## pepper
==> flow/design.v (excerpt) <==
module calc_logic(
   input clk,
   input rst,
   input [4:0] keycode,
   input newkey,
   output [15:0] Xdisplay,
   output LED_NEG_digit,
   output LED_OVW
   );
Size in the first run: about 26 I/O pins, about 14,000 µm² of cells after synthesis.
Settings: LEC_CHECK=0, ABC_AREA=1, CAP_MARGIN=0, CELL_PAD_IN_SITES_DETAIL_PLACEMENT=0, CELL_PAD_IN_SITES_GLOBAL_PLACEMENT=0, CORE_ASPECT_RATIO=1.61, CORE_MARGIN=2, CORE_UTILIZATION=53, CTS_CLUSTER_SIZE=24, GPL_ROUTABILITY_DRIVEN=0, MIN_ROUTING_LAYER=met1, PLACE_DENSITY=0.66, SLEW_MARGIN=30, TNS_END_PERCENT=70; clock period 5.98 ns.
run.sh (not shown) runs the stock make flow with config.mk's settings and CLKGATE_MAP_FILE=.
## Diff of input files: violet against pepper
- SLEW_MARGIN: 30 -> 20
- CORE_ASPECT_RATIO: 1.61 -> 0.68
- CTS_CLUSTER_SIZE: 24 -> 99
- GPL_ROUTABILITY_DRIVEN: 0 -> unset
- TNS_END_PERCENT: 70 -> 10
- CELL_PAD_IN_SITES_GLOBAL_PLACEMENT: 0 -> unset
- CAP_MARGIN: 0 -> 20
- CTS_CLUSTER_DIAMETER: unset -> 198
- CORE_UTILIZATION: 53 -> 70
- SETUP_SLACK_MARGIN: unset -> 0.43
[summary]
The run showing the greater post-route worst setup slack is pepper.
Looking at portion of total power attributed to the clock network, violet sits below pepper.
Min global routing usage summed across all routing layers across pepper and violet: pepper
Taking pepper as the reference, in violet number of antenna cells inserted moved up, highest cell delay on the worst timing path moved down, number of gates given a new drive strength after cts moved up.
The following lists how nickel was set up differently from violet:
- a change of TNS_END_PERCENT from 10 to 70
- a change of CTS_CLUSTER_DIAMETER from 198 to 34
- a change of CTS_CLUSTER_SIZE from 99 to 33
- a change of CORE_ASPECT_RATIO from 0.68 to 0.71
- a change of SETUP_SLACK_MARGIN from 0.43 to 0.89
- a change of CORE_UTILIZATION from 70 to 72
- a change of ABC_AREA from 1 to 0
### Flow results
Changes observed in nickel relative to violet: logic depth of the worst path, buffers included has increased; buffer-and-inverter tally for the worst setup path grew by 1; number of nets in the layout went down by 523. Looking at relative area change from synthesis to final layout, nickel sits 5.4 points above violet. nickel against violet: area of the die shows a reduction of 2200 µm², global-route wire length before repair shrank by 9.4 mm, core utilization increased by 7.3 points relative to the old numbers. The flow completed for nickel, but it is not clean: the layout still shows setup timing. Of the two values seen for last element of the critical path, X[8] was produced by violet and X[15] by nickel.
Edits applied to the flow inputs when going from nickel to amber:
- PLACE_DENSITY_LB_ADDON: unset -> 0.01
- CORE_ASPECT_RATIO: 0.71 -> 1.21
- SETUP_SLACK_MARGIN: 0.89 -> -0.41
- PLACE_DENSITY: 0.66 -> unset
- CTS_CLUSTER_DIAMETER: 34 -> 378
- the clock period (ns, I/O delays scaled along): 5.98 -> 5.1
==> results <==
- amber vs nickel on depth of the worst register-to-register path: amber is the lower one.
- Compared with nickel, met1 wire length in amber decreased by more than 10%.
- Of nickel and amber, the higher maximum cell stage delay along the critical path belongs to nickel.
- Of nickel and amber, not a single run came through the flow clean.
- amber ran in full, but the layout does not pass; the checks complain about setup timing.
- In nickel the implementation ran to completion but is not tape-out ready, as the final checks report setup timing.
- amber ended up with X[17] as its end of the critical path; nickel ended up with X[15].


calc_logic again, from the RTL that the note above started with.
Settings: LEC_CHECK=0, CAP_MARGIN=20, CORE_MARGIN=2, CORE_UTILIZATION=72, CTS_CLUSTER_SIZE=72, GPL_ROUTABILITY_DRIVEN=0, PLACE_DENSITY_LB_ADDON=0.0, SLEW_MARGIN=20, TNS_END_PERCENT=75; clock period 5.53 ns.
The baseline produced a layout that fails on setup timing.
Next try:
Settings changed: ABC_AREA set to 1, CTS_CLUSTER_SIZE 72 to not set, GPL_ROUTABILITY_DRIVEN 0 to not set, PLACE_DENSITY_LB_ADDON 0.0 to not set, TNS_END_PERCENT 75 to not set.
Clock period 5.53 ns to 6.43 ns, I/O delays scaled along.
=> With this change the flow produced a clean layout. Setup slack improved by 730 ps. Global-route usage fell by 0.49 points. Cell count went up by 24%. Final area is lower by 2.4%. Critical path depth increases by 4. Fmax went down by about 2.8%. Synthesized cell count increases by 37%. First-iteration DRC count goes down by about 12%.
Next try:
Settings changed: CTS_CLUSTER_SIZE set to 95, PLACE_DENSITY set to 0.41, SETUP_SLACK_MARGIN set to 1.56.
The changed run completed with no timing, DRC or antenna violations.
Cell area grows by a little under a tenth.
Global-route usage grows by 3.7 points.
Critical path depth grows by 2.
Total power grows by a little under a tenth.
Clock skew grows by 7.3 ps.
Setup slack improved by 220 ps.
Non-clock buffer count grows by 56.
Via count grows by roughly a tenth.
Utilization grows by 6.0 points.
Count of clock-buffer cells in the layout is unchanged.
Next try:
Settings changed: ABC_AREA 1 to not set, CORE_UTILIZATION 72 to 65, CTS_CLUSTER_SIZE 95 to not set, PLACE_DENSITY 0.41 to not set, SETUP_SLACK_MARGIN 1.56 to not set.
Clock period 6.43 ns to 5.06 ns, I/O delays scaled along.
After rerunning:
- Now the flow completed, yet does not pass: setup timing
- global-route usage decreases by 8.7 points
- wire length decreases by 24%
- power increases by 6.5%
Next try:
Settings changed: CORE_ASPECT_RATIO set to 0.55, CORE_UTILIZATION 65 to 72.
Clock period 5.06 ns to 8.0 ns, I/O delays scaled along.
With this change the flow completed with no timing, DRC or antenna violations.
Total power came out lower by about 40%.
Final area came out lower by 15%.
Sequential share of layout area went up by 0.93 points.
Worst setup slack improves by 2200 ps.
Wire length is lower by 7.0%.
Global-route usage climbs by 2.8 points.
Next try:
Settings changed: CORE_ASPECT_RATIO 0.55 to 0.5, CORE_UTILIZATION 72 to 50, CTS_CLUSTER_DIAMETER set to 265, CTS_CLUSTER_SIZE set to 92, PLACE_DENSITY set to 0.35, SETUP_SLACK_MARGIN set to -0.77, TNS_END_PERCENT set to 20.
=> Global-route usage drops by 11 points; combinational power went down slightly; setup slack loses 240 ps; synthesized cell count stays the same; via count came out lower slightly; power falls by a few percent; die area grows by well over a third; clock power came out lower by roughly a tenth; final cell count grows by a little under a tenth; fmax fell by a few percent.


## build 91
calc_logic again, from the RTL that the note above started with.
export LEC_CHECK = 0
export ABC_AREA = 1
export CAP_MARGIN = 20
export CELL_PAD_IN_SITES_DETAIL_PLACEMENT = 0
export CORE_ASPECT_RATIO = 0.68
export CORE_MARGIN = 2
export CORE_UTILIZATION = 56
export CTS_CLUSTER_DIAMETER = 198
export CTS_CLUSTER_SIZE = 99
export MIN_ROUTING_LAYER = met1
export PLACE_DENSITY = 0.66
export SETUP_SLACK_MARGIN = 1.74
export SLEW_MARGIN = 20
export TNS_END_PERCENT = 10
create_clock -name core_clock -period 5.98 [get_ports {clk}]
For build 10, these inputs were changed with respect to build 91:
- changing CTS_CLUSTER_DIAMETER from 198 to 216
- setting PLACE_DENSITY_LB_ADDON to 0.04 for the first time
- removing SETUP_SLACK_MARGIN (formerly 1.74)
- removing PLACE_DENSITY (formerly 0.66)
- removing CORE_ASPECT_RATIO (formerly 0.68)
- changing CORE_UTILIZATION from 56 to 64
- removing MIN_ROUTING_LAYER (formerly met1)
- removing CELL_PAD_IN_SITES_DETAIL_PLACEMENT (formerly 0)
- changing the clock period (ns, I/O delays scaled along) from 5.98 to 4.52
Findings:
Every stage of build 10 finished as expected; the final checks, on the other hand, flagged negative setup slack, which means the layout fails.
Build 91 has higher register-to-register slack than build 10.
Hold slack (higher): build 10
Fraction of met2 tracks used by global routing up 15 points in build 10 wrt build 91
Via count of the first global-routing pass came out higher on build 10 than on build 91.
Relative to build 91, floorplan die area has decreased by about 12% in build 10.
Looking at count of final setup violators across build 10 and build 91, the one that comes out lower is build 91.
Diff build 10 and build 91: number of setup buffers added after CTS lower in build 10
Diff build 91 -> build 10: time the final worst path needs with I/O delays and setup went down by 62 ps; setup slack at placement went down by 1280 ps; sum of net half-perimeters after detailed placement went up by about 0.35%.
As of build 10, post-layout instance area had risen by a little under 10% compared to build 91.
The inputs of build 95 differ from those of build 10 as listed below.
- clearing ABC_AREA, which used to be 1
- swapping 64 for 40 in CORE_UTILIZATION
- clearing TNS_END_PERCENT, which used to be 10
- clearing CTS_CLUSTER_SIZE, which used to be 99
- clearing PLACE_DENSITY_LB_ADDON, which used to be 0.04
- clearing CTS_CLUSTER_DIAMETER, which used to be 216
- swapping 4.52 for 8.0 in the clock period (ns, I/O delays scaled along)
==> comparison <==
Build 95 finished end to end and its layout was clean on timing, DRC and antenna. Build 10 ended up with fa_1 as its slowest library cell on the worst path; build 95 ended up with dfrtp_1. Build 95 against build 10: final area lower; logic gate fraction of the total cell area higher; post-cts sizing count lower; fraction of area in registers higher.
Here is what was changed in the inputs of build 88 compared with build 95.
- CELL_PAD_IN_SITES_DETAIL_PLACEMENT: unset -> 2
- GPL_ROUTABILITY_DRIVEN: unset -> 0
- CORE_ASPECT_RATIO: unset -> 1.25
- ABC_AREA: unset -> 1
- CTS_CLUSTER_DIAMETER: unset -> 359
- CELL_PAD_IN_SITES_GLOBAL_PLACEMENT: unset -> 2
- CORE_MARGIN: 2 -> 5
- SLEW_MARGIN: 20 -> 40
- PLACE_DENSITY: unset -> 0.47
- CTS_CLUSTER_SIZE: unset -> 61
==> results <==
Both conditions hold for build 88: the flow ran to the end and the final layout passed the timing, design-rule and antenna checks.
Diff build 88..build 95 | clock-pin transition on the worst setup and hold timing paths | negligible
Compared to build 95, build 88 leaves more free space in the core.
From build 95 to build 88 the numbers moved as follows: final instance area now larger, clock network power share now smaller.
In the reports for build 95 and build 88, the larger wire length belongs to build 88.
Looking at xor/xnor cell area share of the yosys netlist, build 88 sits 5.9 points lower than build 95 does.
Power went up by more than 10% going from build 95 to build 88.
Combinational power: build 88 higher than build 95
Compared with build 95, in build 88 DRC violation total after the first TritonRoute iteration moved down, area growth from synthesis to final layout moved down, global-route usage moved up.


The RTL this note starts from:
==> flow/design.v <==
 `timescale 1ns / 1ps
module calc_logic(
   input clk,
   input rst,
   input [4:0] keycode,
   input newkey,
   output [15:0] Xdisplay,
   output LED_NEG_digit,
   output LED_OVW
   );
   localparam[4:0] KEY_CE = 5'b01100,
                   KEY_CA = 5'b00100,
                   KEY_MULTI = 5'b01001,
                   KEY_SUB = 5'b01010,
                   KEY_ADD = 5'b01011,
                   KEY_SQR = 5'b00001,
                   KEY_CH_SIGN = 5'b00010,
                   KEY_EQUALS = 5'b00011;
   reg signed [17:0] X, nextX, Y, nextY, ANS;
   reg [1:0] OP, nextOP;
   wire ADD = (OP == KEY_ADD [1:0]);
   wire SUB = (OP == KEY_SUB [1:0]);
   wire MULTI = (OP == KEY_MULTI [1:0]);        
   wire OP_T2 = (newkey && (keycode[4:2] == 3'b010) );
   wire CA = (newkey && (keycode == KEY_CA) );             
   wire CE = (newkey && (keycode == KEY_CE) );
   wire digit = (newkey && (keycode[4] == 1'b1) );
   wire EQUALS = (newkey && (keycode == KEY_EQUALS) );
   wire SQR = (newkey && (keycode == KEY_SQR) );
   wire CH_SIGN = (newkey && (keycode == KEY_CH_SIGN) );
   wire [6:0] CONTROL = {CE, CA, OP_T2, digit, EQUALS, SQR, CH_SIGN};  
   wire signed [17:0] ANS_ADD, ANS_MULTI, ANS_SUB, ANS_SQR, ANS_CH_SIGN;
   assign ANS_ADD = X+Y;
   assign ANS_SUB = Y-X;
   assign ANS_MULTI = X*Y;
   assign ANS_SQR = X*X;
   assign ANS_CH_SIGN = X*-1;  
   assign LED_OVW = X[16]; 
   assign Xdisplay = X[15:0];
   assign LED_NEG_digit = X[17];  
   always @ (ADD, MULTI, SUB, ANS_ADD, ANS_MULTI, ANS_SUB, X)
       case({ADD, SUB, MULTI})
           3'b100: ANS = ANS_ADD;
           3'b010: ANS = ANS_SUB;
           3'b001: ANS = ANS_MULTI;
           default: ANS = X;
       endcase   
   always @ (CONTROL, X, keycode, ANS, ANS_SQR, ANS_CH_SIGN)
       casez(CONTROL)
           7'b1000000: nextX = 18'b0;
           7'b?1?????: nextX = 18'b0;
           7'b0010000: nextX = 18'b0;
           7'b0001000: nextX = {X[12:0], keycode[3:0]};  
           7'b0000100: nextX = ANS;
           7'b0000010: nextX = ANS_SQR;
           7'b0000001: nextX = ANS_CH_SIGN;
           default: nextX = X;
       endcase
   always @ (posedge clk or posedge rst)
   begin
       if(rst) X <= 18'b0;
       else X <= nextX;
   end
   always @ (OP_T2, CA, Y, X)
       case({OP_T2, CA})
           2'b00: nextY = Y;
           2'b10: nextY = X;
           default: nextY = 18'b0;
       endcase
   always @ (posedge clk or posedge rst)
     begin
         if(rst) Y <= 18'b0;
         else Y <= nextY;
     end
   always @ (OP_T2, CA, keycode, OP)
       case({OP_T2, CA})
           2'b00: nextOP = OP;
           2'b10: nextOP = keycode[1:0];
           default: nextOP = 2'b0;
       endcase
   always @ (posedge clk or posedge rst)
     begin
         if(rst) OP <= 2'b0;
         else OP <= nextOP;
     end
   endmodule
export LEC_CHECK = 0
export ABC_AREA = 1
export CAP_MARGIN = 0
export CELL_PAD_IN_SITES_DETAIL_PLACEMENT = 1
export CELL_PAD_IN_SITES_GLOBAL_PLACEMENT = 3
export CORE_ASPECT_RATIO = 1.61
export CORE_MARGIN = 2
export CORE_UTILIZATION = 53
export CTS_CLUSTER_SIZE = 99
export MIN_ROUTING_LAYER = met1
export PLACE_DENSITY = 0.66
export SLEW_MARGIN = 30
export TNS_END_PERCENT = 70
create_clock -name core_clock -period 5.98 [get_ports {clk}]
The starting point never finished: it broke off in 3_1_place_gp_skip_io.
Next try:
- ABC_AREA: 1 -> not set
- CAP_MARGIN: 0 -> 20
- CELL_PAD_IN_SITES_DETAIL_PLACEMENT: 1 -> not set
- CELL_PAD_IN_SITES_GLOBAL_PLACEMENT: 3 -> not set
- CORE_ASPECT_RATIO: 1.61 -> not set
- CORE_UTILIZATION: 53 -> 58
- CTS_CLUSTER_SIZE: 99 -> not set
- MIN_ROUTING_LAYER: met1 -> not set
- PLACE_DENSITY: 0.66 -> not set
- SLEW_MARGIN: 30 -> 20
- TNS_END_PERCENT: 70 -> not set
- clock period: 5.98 -> 6.6 ns (I/O delays scaled with it)
With this change the flow went through all stages and came out clean.
Area after synthesis fell by 8.3%.
Die area went down by 16%.
Synthesized cell count falls by 27%.


v37:
// calc_logic: RTL as listed in full above, without the edits since
==> flow/config.mk <==
export PLATFORM = sky130hd
export DESIGN_NAME = calc_logic
export DESIGN_NICKNAME = calc_logic
export VERILOG_FILES = /design/flow/design.v
export SDC_FILE = /design/flow/constraint.sdc
export NUM_CORES = 4
export LEC_CHECK = 0
export ABC_AREA = 1
export CAP_MARGIN = 20
export CELL_PAD_IN_SITES_DETAIL_PLACEMENT = 0
export CELL_PAD_IN_SITES_GLOBAL_PLACEMENT = 3
export CORE_ASPECT_RATIO = 1.61
export CORE_MARGIN = 2
export CORE_UTILIZATION = 53
export CTS_CLUSTER_SIZE = 99
export MIN_ROUTING_LAYER = met1
export PLACE_DENSITY = 0.66
export SETUP_SLACK_MARGIN = 0.43
export SLEW_MARGIN = 30
export TNS_END_PERCENT = 70
==> flow/constraint.sdc <==
create_clock -name core_clock -period 5.98 [get_ports {clk}]
set_input_delay 1.1960 -clock core_clock [delete_from_list [all_inputs] [get_ports {clk}]]
set_output_delay 1.1960 -clock core_clock [all_outputs]
set_load 0.01 [all_outputs]
v37 got as far as global placement without I/O (3_1_place_gp_skip_io), where a tool error ended the run.
--- input diff v37..v29 ---
--- a/flow/config.mk
+++ b/flow/config.mk
@@ -7,9 +7,9 @@
 export LEC_CHECK = 0
-export ABC_AREA = 1
+export ABC_AREA = 0
 export CAP_MARGIN = 20
 export CELL_PAD_IN_SITES_DETAIL_PLACEMENT = 0
-export CELL_PAD_IN_SITES_GLOBAL_PLACEMENT = 3
-export CORE_ASPECT_RATIO = 1.61
+export CORE_ASPECT_RATIO = 0.68
 export CORE_MARGIN = 2
-export CORE_UTILIZATION = 53
+export CORE_UTILIZATION = 56
+export CTS_CLUSTER_DIAMETER = 198
 export CTS_CLUSTER_SIZE = 99
@@ -18,3 +18,3 @@
 export SETUP_SLACK_MARGIN = 0.43
-export SLEW_MARGIN = 30
-export TNS_END_PERCENT = 70
+export SLEW_MARGIN = 20
+export TNS_END_PERCENT = 10
Status: v37 FAILED at global placement without I/O (3_1_place_gp_skip_io) (tool error)
v29 reached the end of the flow, and the finished layout is clean on the timing, design-rule and antenna checks.
v29 vs v37, share of cell area taken by muxes after synthesis went up by 0.47 points.
Comparing the two runs side by side, v29 comes out ahead of v37 on cell area after synthesis.
v29: yosys stat cell total is 27% lower than what v37 reported.
| yosys stat chip area | lower: v29 |
Going from v37 to v29, synthesized cell count shrinks by 549.
Min xor/xnor share of the synthesized area across v37 and v29: v37
> inputs changed (v29 -> v24)
--- a/flow/config.mk
+++ b/flow/config.mk
@@ -10,7 +10,6 @@
 export CELL_PAD_IN_SITES_DETAIL_PLACEMENT = 0
-export CORE_ASPECT_RATIO = 0.68
+export CORE_ASPECT_RATIO = 1.17
 export CORE_MARGIN = 2
 export CORE_UTILIZATION = 56
-export CTS_CLUSTER_DIAMETER = 198
-export CTS_CLUSTER_SIZE = 99
+export CTS_CLUSTER_SIZE = 44
 export MIN_ROUTING_LAYER = met1
@@ -19,2 +18,2 @@
 export SLEW_MARGIN = 20
-export TNS_END_PERCENT = 10
+export TNS_END_PERCENT = 70
==> flow/constraint.sdc <==
create_clock -name core_clock -period 2.54 [get_ports {clk}]
set_input_delay 0.5080 -clock core_clock [delete_from_list [all_inputs] [get_ports {clk}]]
set_output_delay 0.5080 -clock core_clock [all_outputs]
set_load 0.01 [all_outputs]
- On total net switching power, v29 beats v24.
- The sum of routed wire segments on met1 in v24 sits about 18% below the value recorded for v29.
- To summarise v24: no stage aborted, but the layout did not pass its checks, failing on negative setup slack.
- Sort v29 and v24 by arrival time at the worst endpoint, ascending, and v24 comes first.
- Looking at critical path depth across v29 and v24, the one that comes out lower is v24.
- Delta (v24 minus v29): total CTS buffers neither gained nor lost much, worst path buffer plus inverter count -2.
Relative to v24, the following input files were edited for v47:
==> flow/config.mk <==
export PLATFORM = sky130hd
export DESIGN_NAME = calc_logic
export DESIGN_NICKNAME = calc_logic
export VERILOG_FILES = /design/flow/design.v
export SDC_FILE = /design/flow/constraint.sdc
export NUM_CORES = 4
export LEC_CHECK = 0
export CAP_MARGIN = 20
export CORE_MARGIN = 2
export CORE_UTILIZATION = 58
export SLEW_MARGIN = 20
==> flow/constraint.sdc <==
create_clock -name core_clock -period 4.36 [get_ports {clk}]
set_input_delay 0.8720 -clock core_clock [delete_from_list [all_inputs] [get_ports {clk}]]
set_output_delay 0.8720 -clock core_clock [all_outputs]
set_load 0.01 [all_outputs]
### Flow results
v47: flow complete, layout not clean; failing: negative setup slack
Die width (v47 vs. v24) increases by a few percent
For the placement-stage worst setup slack, v47 came in 1820 ps higher than v24 did.
Cmp v47 and v24 / post-layout worst setup margin / higher: v47
| minimum clock period | v47 vs v24 | worse |
v47: worst hold slack 14 ps below v24
The non-clock buffer count of v47 is lower than that of v24.
Going from v24 to v47, total number of vias -363; wire length went down by 3.0%.
Input-level comparison between v16 and v47:
--- a/flow/config.mk
+++ b/flow/config.mk
@@ -9,3 +9,6 @@
 export CORE_MARGIN = 2
-export CORE_UTILIZATION = 58
+export CORE_UTILIZATION = 68
+export CTS_CLUSTER_SIZE = 40
+export SETUP_SLACK_MARGIN = 1.28
 export SLEW_MARGIN = 20
+export TNS_END_PERCENT = 5
==> flow/constraint.sdc <==
create_clock -name core_clock -period 8.32 [get_ports {clk}]
set_input_delay 1.6640 -clock core_clock [delete_from_list [all_inputs] [get_ports {clk}]]
set_output_delay 1.6640 -clock core_clock [all_outputs]
set_load 0.01 [all_outputs]
Findings:
Every run in v47 and v16 closed cleanly, with the single exception of v47.
v47 had finished all stages when the layout checks came back failing, citing negative setup slack.
Compared with v47, in v16 register-to-register slack higher; sequential share of layout area higher; relative max-transition margin lower; power lower; sum of negative setup slack higher.
Changes observed in v16 relative to v47: maximum single-stage delay on the critical path rose 580 ps; hold slack decreased by 6.2 ps relative to the old numbers; wire length per cell after detailed routing increased by 6.4% relative to the old numbers.
Power and IR drop assume default switching activity.
